Setup of lane 1:
// sdram_controller
module sdram_controller (
        input   clk,
        input   rst,
        output  sdram_cle,
        output  sdram_cs,
        output  sdram_cas,
        output  sdram_ras,
        output  sdram_we,
        output  sdram_dqm,
        output  [1:0]  sdram_ba,
        output  [12:0] sdram_a,
        input   [31:0] sdram_dqi,
        output  [31:0] sdram_dqo,
        input   [22:0] user_addr,    
        input   rw,                  
        input   [31:0] data_in,      
        output  [31:0] data_out,     
        output  busy,                
        input   in_valid,            
        output  out_valid            
    );
Size in the first run: ~180 I/O pins, roughly 0.020 mm² of cells after synthesis.
export LEC_CHECK = 0
export ABC_AREA = 1
export CAP_MARGIN = 20
export CORE_ASPECT_RATIO = 0.87
export CORE_MARGIN = 2
export CORE_UTILIZATION = 72
export CTS_CLUSTER_DIAMETER = 191
export CTS_CLUSTER_SIZE = 71
export PLACE_DENSITY_LB_ADDON = 0.2
export SETUP_SLACK_MARGIN = 0.34
export SLEW_MARGIN = 20
export TNS_END_PERCENT = 5
create_clock -name core_clock -period 2.05 [get_ports {clk}]
run.sh (not shown) runs the stock make flow with config.mk's settings and CLKGATE_MAP_FILE=.
FAIL lane 1 @ 5_1_grt: tool exited with error
## Diff of input files: lane 2 against lane 1
Settings: TNS_END_PERCENT no longer set, was 5; CORE_ASPECT_RATIO no longer set, was 0.87; CTS_CLUSTER_DIAMETER no longer set, was 191; CORE_UTILIZATION now 60, was 72; PLACE_DENSITY_LB_ADDON no longer set, was 0.2; SETUP_SLACK_MARGIN no longer set, was 0.34; CTS_CLUSTER_SIZE no longer set, was 71; ABC_AREA no longer set, was 1; the clock period (ns, I/O delays scaled along) now 2.32, was 2.05.
Notes after the runs:
Finished, but not clean: lane 2, with negative setup slack.
Changes observed in lane 2 relative to lane 1: fraction of synthesized area in multiplexers rose 16 points, post-cts sizing count fell about 90%, overall die area rose 0.0044 mm², number of distinct library cell variants in the gate-level netlist after synthesis rose about 36%.
Last weighted congestion value of the routability-driven placer (lane 2 / lane 1): 0.813
The lower instance tally after logic synthesis of lane 2 and lane 1 is in lane 2.
Lane 1 has higher mapped cell area than lane 2.
Changes observed in lane 2 relative to lane 1: area of the core region increased 14%, number of buffers created by CTS increased 34, chip area from the yosys synthesis statistics decreased about 4%.
Input-level comparison between lane 3 and lane 2:
Settings: a change of CORE_UTILIZATION from 60 to 40; a change of the clock period (ns, I/O delays scaled along) from 2.32 to 4.2.
--- outcome ---
Lane 3: full flow OK, the timing, DRC and antenna checks passed. Lane 3 vs. lane 2: worst endpoint data arrival time went up by 0.33 ns. The run with more routed wire is lane 3, not lane 2. Lane 3 and lane 2 ended up with nearly the same amount of wire on met2 after detailed routing. Re sequential power: lane 3 and lane 2 aren't equal, and the higher value belongs to lane 2. Lane 3 vs. lane 2: iteration count of the initial detailed-routing pass has increased; placed cell count higher; area of the multi-input gates saw a decrease; cell area after placement lost 4.4%. Lane 2 → lane 3: final hold slack +0.17 ns, buffer count excluding the clock tree in the final layout went down by 158, clock share of power rose 2.2 points.


Starting RTL as in the previous note.
Settings: LEC_CHECK=0, ABC_AREA=1, CAP_MARGIN=20, CORE_MARGIN=2, CORE_UTILIZATION=72, CTS_CLUSTER_SIZE=49, GPL_TIMING_DRIVEN=1, MAX_ROUTING_LAYER=met5, PLACE_DENSITY_LB_ADDON=0.0, SETUP_SLACK_MARGIN=0.2, SLEW_MARGIN=25, TNS_END_PERCENT=5; clock period 1.79 ns.
The starting point ended with an error in clock tree synthesis (DPL-0038).
Rerun with:
ABC_AREA = unset   (was 1)
CORE_UTILIZATION = 32   (was 72)
CTS_CLUSTER_SIZE = unset   (was 49)
GPL_TIMING_DRIVEN = unset   (was 1)
MAX_ROUTING_LAYER = unset   (was met5)
PLACE_DENSITY_LB_ADDON = unset   (was 0.0)
SETUP_SLACK_MARGIN = unset   (was 0.2)
SLEW_MARGIN = 20   (was 25)
TNS_END_PERCENT = unset   (was 5)
clock period = 4.79 ns   (was 1.79 ns; I/O delays follow)
=> The new run went through all stages and came out clean. Area after synthesis falls by 4.0%. Synthesized cell count falls by 30%. Die size rises by 110%.
Rerun with:
CORE_UTILIZATION = 72   (was 32)
CTS_CLUSTER_SIZE = 37   (was unset)
PLACE_DENSITY_LB_ADDON = 0.26   (was unset)
SLEW_MARGIN = 35   (was 20)
clock period = 3.42 ns   (was 4.79 ns; I/O delays follow)
The changed run died in global routing with GRT-0232.
Die size goes down by well over a third.
Synthesized area does not change.
Synthesized cell count is unchanged.


onyx:
sdram_controller again, from the RTL that the note above started with.
// sdram_controller
module sdram_controller (
        input   clk,
        input   rst,
        output  sdram_cle,
        output  sdram_cs,
        output  sdram_cas,
        output  sdram_ras,
        output  sdram_we,
        output  sdram_dqm,
        output  [1:0]  sdram_ba,
        output  [12:0] sdram_a,
        input   [31:0] sdram_dqi,
        output  [31:0] sdram_dqo,
        input   [22:0] user_addr,    
        input   rw,                  
        input   [31:0] data_in,      
        output  [31:0] data_out,     
        output  busy,                
        input   in_valid,            
        output  out_valid            
    );
export LEC_CHECK = 0
export ABC_AREA = 1
export CAP_MARGIN = 30
export CELL_PAD_IN_SITES_DETAIL_PLACEMENT = 2
export CELL_PAD_IN_SITES_GLOBAL_PLACEMENT = 2
export CORE_MARGIN = 2
export CORE_UTILIZATION = 70
export CTS_CLUSTER_DIAMETER = 252
export CTS_CLUSTER_SIZE = 95
export GPL_ROUTABILITY_DRIVEN = 1
export GPL_TIMING_DRIVEN = 1
export MAX_ROUTING_LAYER = met5
export MIN_ROUTING_LAYER = met2
export PLACE_DENSITY_LB_ADDON = 0.27
export SLEW_MARGIN = 0
create_clock -name core_clock -period 4.3 [get_ports {clk}]
Seen in the log of onyx: FLW-0024 during global placement without I/O, after which the run never completed.
--- input diff onyx..sierra ---
==> flow/config.mk <==
export PLATFORM = sky130hd
export DESIGN_NAME = sdram_controller
export DESIGN_NICKNAME = sdram_controller
export VERILOG_FILES = /design/flow/design.v
export SDC_FILE = /design/flow/constraint.sdc
export NUM_CORES = 4
export LEC_CHECK = 0
export ABC_AREA = 1
export CAP_MARGIN = 20
export CORE_MARGIN = 2
export CORE_UTILIZATION = 72
export CTS_CLUSTER_SIZE = 49
export GPL_TIMING_DRIVEN = 1
export MAX_ROUTING_LAYER = met5
export PLACE_DENSITY_LB_ADDON = 0.0
export SETUP_SLACK_MARGIN = 0.58
export SLEW_MARGIN = 25
==> flow/constraint.sdc <==
create_clock -name core_clock -period 2.04 [get_ports {clk}]
set_input_delay 0.4080 -clock core_clock [delete_from_list [all_inputs] [get_ports {clk}]]
set_output_delay 0.4080 -clock core_clock [all_outputs]
set_load 0.01 [all_outputs]
Notes after the runs:
sierra never completed; the flow aborted with a tool error in clock tree synthesis.
Comparing onyx against sierra, there is no change at all in Yosys chip area.
Number of flops mapped to enable cells by yosys: sierra vs onyx identical
onyx → sierra: total core area lower; synthesized area closely matched the old numbers; horizontal extent of the die lost 1.4%; standard-cell row count lower.
Re initial standard-cell utilization of the core: sierra is 2.2 points up on onyx.
Summary of sierra over onyx: floorplan die height fell by about 1.4%, full die area fell by 2.7%.
Here is what was changed in the inputs of garnet compared with sierra.
==> flow/config.mk <==
export PLATFORM = sky130hd
export DESIGN_NAME = sdram_controller
export DESIGN_NICKNAME = sdram_controller
export VERILOG_FILES = /design/flow/design.v
export SDC_FILE = /design/flow/constraint.sdc
export NUM_CORES = 4
export LEC_CHECK = 0
export CAP_MARGIN = 20
export CORE_MARGIN = 2
export CORE_UTILIZATION = 68
export CTS_CLUSTER_SIZE = 37
export SLEW_MARGIN = 20
==> flow/constraint.sdc <==
create_clock -name core_clock -period 3.23 [get_ports {clk}]
set_input_delay 0.6460 -clock core_clock [delete_from_list [all_inputs] [get_ports {clk}]]
set_output_delay 0.6460 -clock core_clock [all_outputs]
set_load 0.01 [all_outputs]
--- outcome ---
garnet finished all stages; however, its layout fails the closing checks, the failures being negative setup slack.
Status(sierra) = ERROR, stage = clock tree synthesis
Die footprint sits higher in garnet than in sierra.
Of garnet and sierra, the run reporting the higher chip area line of the yosys report was sierra.
When garnet is measured against sierra, its synthesized area divided by synthesized cell count turns out 36% higher.
Area fraction in compound gates after synthesis, garnet and sierra: smaller value in garnet
When garnet is set beside sierra, its combined area of all synthesized cells turns out to be 4.0% smaller.
STATUS area of the core: garnet loses against sierra
NOTE standard cell area after detailed placement sierra->garnet decreased by a little under 10%
Changes in indigo relative to garnet:
diff --git a/flow/config.mk b/flow/config.mk
--- a/flow/config.mk
+++ b/flow/config.mk
@@ -10,2 +10 @@
-export CORE_UTILIZATION = 68
-export CTS_CLUSTER_SIZE = 37
+export CORE_UTILIZATION = 59
==> flow/constraint.sdc <==
create_clock -name core_clock -period 2.32 [get_ports {clk}]
set_input_delay 0.4640 -clock core_clock [delete_from_list [all_inputs] [get_ports {clk}]]
set_output_delay 0.4640 -clock core_clock [all_outputs]
set_load 0.01 [all_outputs]
--- outcome ---
Global-route wire length before repair, indigo and garnet, higher one = garnet. The flow for indigo finished, though final verification flagged negative setup slack. indigo vs. garnet: wire length on met3 has decreased; all-layer global routing usage dropped 4.8 points; worst slew margin relative to its limit went up; setup slack dropped 0.68 ns; clock power share picked up an extra 1.7 points.


== red ==
Starting RTL as in the previous note.
// sdram_controller
module sdram_controller (
        input   clk,
        input   rst,
        output  sdram_cle,
        output  sdram_cs,
        output  sdram_cas,
        output  sdram_ras,
        output  sdram_we,
        output  sdram_dqm,
        output  [1:0]  sdram_ba,
        output  [12:0] sdram_a,
        input   [31:0] sdram_dqi,
        output  [31:0] sdram_dqo,
        input   [22:0] user_addr,    
        input   rw,                  
        input   [31:0] data_in,      
        output  [31:0] data_out,     
        output  busy,                
        input   in_valid,            
        output  out_valid            
    );
make LEC_CHECK=0 ABC_AREA=1 CAP_MARGIN=20 CORE_MARGIN=2 CORE_UTILIZATION=72 CTS_CLUSTER_DIAMETER=191 CTS_CLUSTER_SIZE=71 PLACE_DENSITY_LB_ADDON=0.2 SETUP_SLACK_MARGIN=0.22 SLEW_MARGIN=20 finish   # period 2.05 ns
red did not finish; a tool error ended it in 5_1_grt.
[inputs] blue vs red
Settings: CORE_UTILIZATION changed from 72 to 40; SETUP_SLACK_MARGIN changed from 0.22 to 1.06; ABC_AREA removed (was 1); CTS_CLUSTER_DIAMETER removed (was 191); CTS_CLUSTER_SIZE removed (was 71); PLACE_DENSITY_LB_ADDON removed (was 0.2); the clock period (ns, I/O delays scaled along) changed from 2.05 to 4.17.
Notes after the runs:
blue closes out successfully: all stages finished, all timing, DRC and antenna checks passed. Of red and blue, the run reporting the higher post-synthesis chip area from yosys was red. Synthesized instance count in blue is 749 below red. red has higher total instance count after detailed placement than blue.
Changes in green relative to blue:
Settings: a change of SETUP_SLACK_MARGIN from 1.06 to 0.67; a change of CORE_UTILIZATION from 40 to 70; an added CTS_CLUSTER_SIZE of 15; a change of the clock period (ns, I/O delays scaled along) from 4.17 to 2.32.
--- outcome ---
green: it failed during 5_1_grt, and the tool reported GRT-0232. blue has a higher die width than green. On post-synth tally of flip-flops with integrated enable, green and blue are neck and neck. Area of the core: green < blue. Between green and blue, the floorplan die height is higher for blue. green vs. blue: total clock sinks ~0 delta; area enclosed by the die boundary -about 40%.


Starting RTL as in the previous note.
==> flow/config.mk <==
export PLATFORM = sky130hd
export DESIGN_NAME = sdram_controller
export DESIGN_NICKNAME = sdram_controller
export VERILOG_FILES = /design/flow/design.v
export SDC_FILE = /design/flow/constraint.sdc
export NUM_CORES = 4
export LEC_CHECK = 0
export CAP_MARGIN = 20
export CELL_PAD_IN_SITES_GLOBAL_PLACEMENT = 3
export CORE_MARGIN = 2
export CORE_UTILIZATION = 40
export CTS_CLUSTER_DIAMETER = 191
export GPL_ROUTABILITY_DRIVEN = 0
export GPL_TIMING_DRIVEN = 0
export HOLD_SLACK_MARGIN = -0.03
export MAX_ROUTING_LAYER = met4
export PLACE_DENSITY = 0.89
export SETUP_SLACK_MARGIN = 0.45
export SLEW_MARGIN = 20
==> flow/constraint.sdc <==
create_clock -name core_clock -period 4.2 [get_ports {clk}]
set_input_delay 0.8400 -clock core_clock [delete_from_list [all_inputs] [get_ports {clk}]]
set_output_delay 0.8400 -clock core_clock [all_outputs]
set_load 0.01 [all_outputs]
The starting point reached the layout checks and failed them: negative setup slack.
Then changed:
--- a/flow/config.mk
+++ b/flow/config.mk
@@ -7,12 +7,9 @@
 export LEC_CHECK = 0
 export CAP_MARGIN = 20
-export CELL_PAD_IN_SITES_GLOBAL_PLACEMENT = 3
 export CORE_MARGIN = 2
 export CORE_UTILIZATION = 40
 export CTS_CLUSTER_DIAMETER = 191
-export GPL_ROUTABILITY_DRIVEN = 0
 export GPL_TIMING_DRIVEN = 0
 export HOLD_SLACK_MARGIN = -0.03
-export MAX_ROUTING_LAYER = met4
 export PLACE_DENSITY = 0.89
 export SETUP_SLACK_MARGIN = 0.45
What happened:
- The new run finished with negative setup slack left
- maximum frequency is lower by a few percent
- wire length is higher by a few percent
- die size stays the same
- combinational power is about the same
- final cell count is lower slightly
- setup slack is worse by 0.21 ns
- first-iteration DRC count is higher by well over a third
- power is lower slightly
- synthesized area does not change
- design area stays flat
Then changed:
--- a/flow/config.mk
+++ b/flow/config.mk
@@ -10,7 +10,5 @@
 export CORE_UTILIZATION = 40
 export CTS_CLUSTER_DIAMETER = 191
-export GPL_TIMING_DRIVEN = 0
 export HOLD_SLACK_MARGIN = -0.03
-export PLACE_DENSITY = 0.89
-export SETUP_SLACK_MARGIN = 0.45
+export PLACE_DENSITY_LB_ADDON = 0.08
 export SLEW_MARGIN = 20
After rerunning: The changed run finished with timing, DRC and antenna clean; power grows by 0.40%; hold slack degrades by 0.014 ns; synthesized area is unchanged; design area shrinks by 4.3%; critical path depth shrinks by 6; non-clock buffer count shrinks by 36; setup slack improves by 0.82 ns; sequential power hardly moves; synthesized cell count is unchanged.
Then changed:
==> flow/config.mk (replaced) <==
export PLATFORM = sky130hd
export DESIGN_NAME = sdram_controller
export DESIGN_NICKNAME = sdram_controller
export VERILOG_FILES = /design/flow/design.v
export SDC_FILE = /design/flow/constraint.sdc
export NUM_CORES = 4
export LEC_CHECK = 0
export ABC_AREA = 1
export CAP_MARGIN = 20
export CORE_MARGIN = 2
export CORE_UTILIZATION = 72
export PLACE_DENSITY_LB_ADDON = 0.2
export SETUP_SLACK_MARGIN = 0.22
export SLEW_MARGIN = 20
==> flow/constraint.sdc (replaced) <==
create_clock -name core_clock -period 2.09 [get_ports {clk}]
set_input_delay 0.4180 -clock core_clock [delete_from_list [all_inputs] [get_ports {clk}]]
set_output_delay 0.4180 -clock core_clock [all_outputs]
set_load 0.01 [all_outputs]
This time the run aborted during clock tree synthesis (4_1_cts). Area after synthesis increases by a few percent. Die area decreases by well over a third. Synthesized cell count increases by well over a third.


build 42:
Starting RTL as in the previous note.
## sdram_controller
module sdram_controller (
        input   clk,
        input   rst,
        output  sdram_cle,
        output  sdram_cs,
        output  sdram_cas,
        output  sdram_ras,
        output  sdram_we,
        output  sdram_dqm,
        output  [1:0]  sdram_ba,
        output  [12:0] sdram_a,
        input   [31:0] sdram_dqi,
        output  [31:0] sdram_dqo,
        input   [22:0] user_addr,    
        input   rw,                  
        input   [31:0] data_in,      
        output  [31:0] data_out,     
        output  busy,                
        input   in_valid,            
        output  out_valid            
    );
export LEC_CHECK = 0
export CAP_MARGIN = 35
export CELL_PAD_IN_SITES_GLOBAL_PLACEMENT = 3
export CORE_ASPECT_RATIO = 1.85
export CORE_MARGIN = 2
export CORE_UTILIZATION = 71
export CTS_CLUSTER_DIAMETER = 364
export GPL_ROUTABILITY_DRIVEN = 1
export GPL_TIMING_DRIVEN = 0
export MAX_ROUTING_LAYER = met5
export PLACE_DENSITY = 0.89
export SETUP_SLACK_MARGIN = 0.45
export SLEW_MARGIN = 20
create_clock -name core_clock -period 4.58 [get_ports {clk}]
Flow for build 42 halted at global placement without I/O, error code GPL-0301.
Here is what was changed in the inputs of build 56 compared with build 42.
- CTS_CLUSTER_DIAMETER removed (was 364)
- PLACE_DENSITY removed (was 0.89)
- GPL_ROUTABILITY_DRIVEN removed (was 1)
- CORE_UTILIZATION changed from 71 to 40
- GPL_TIMING_DRIVEN removed (was 0)
- CORE_ASPECT_RATIO removed (was 1.85)
- MAX_ROUTING_LAYER removed (was met5)
- SETUP_SLACK_MARGIN removed (was 0.45)
- CELL_PAD_IN_SITES_GLOBAL_PLACEMENT removed (was 3)
- CAP_MARGIN changed from 35 to 20
- CTS_CLUSTER_SIZE newly set to 20
- CELL_PAD_IN_SITES_DETAIL_PLACEMENT newly set to 2
- the clock period (ns, I/O delays scaled along) changed from 4.58 to 4.2
==> comparison <==
- Build 56 -> build 42: post-synthesis sequential area ratio delta 0, exact match
- Finished, but not clean: build 56, with negative setup slack.
- [diff] die area, build 56 relative to build 42: regression
- Delta (build 56 minus build 42): placement row count went down, floorplan core area rose about 80%, share of the core filled by cells before placement moved down.
- Compared with build 42, build 56 shows vertical extent of the die that has gone down by a few percent.
Changes in build 98 relative to build 56:
- swapping 2 for 4 in CORE_MARGIN
- putting HOLD_SLACK_MARGIN at 0.14 where nothing was set
- putting CTS_CLUSTER_DIAMETER at 347 where nothing was set
- putting MAX_ROUTING_LAYER at met4 where nothing was set
- swapping 20 for 35 in CAP_MARGIN
Findings:
Build 98 ran in full, but the layout does not pass; the checks complain about negative setup slack.
Last weighted congestion value of the routability-driven placer was higher in build 98 than in build 56.
Setup slack in build 98 is larger than in build 56.
Compared with build 56, in build 98 via count fell by 2.0%, synthesis-to-finish area growth fell by 3.8 points, shortest clock period the worst path allows after layout fell by 0.25 ns.
Fraction of power consumed by combinational cells for build 98: 2.6 points up relative to build 56
Input changes introduced in build 14 (baseline for comparison: build 98):
- CORE_MARGIN changed from 4 to 2
- CELL_PAD_IN_SITES_DETAIL_PLACEMENT removed (was 2)
- MAX_ROUTING_LAYER removed (was met4)
- CTS_CLUSTER_DIAMETER removed (was 347)
- CAP_MARGIN changed from 35 to 20
- CTS_CLUSTER_SIZE removed (was 20)
- HOLD_SLACK_MARGIN removed (was 0.14)
- the clock period (ns, I/O delays scaled along) changed from 4.2 to 4.17
Findings:
Compared with build 98, build 14 shows a portion of the clock cycle consumed by the worst path in the final layout that is 11 points lower.
In summary, build 14 completed successfully, with a layout that passed the timing, DRC and antenna checks.
Between build 14 and build 98, the die boundary width is lower for build 14.
In the reports for build 14 and build 98, the larger post-layout net count belongs to build 14.
Build 14 vs build 98, destination of the critical timing path: cache_addr_q[1][3] vs cache_cnt_q[0][1]
In the metrics for build 14 and build 98, the one carrying the lower highest cell delay on the worst timing path is build 14.
No activity file was given, so power comes from the tool's default toggle rates.
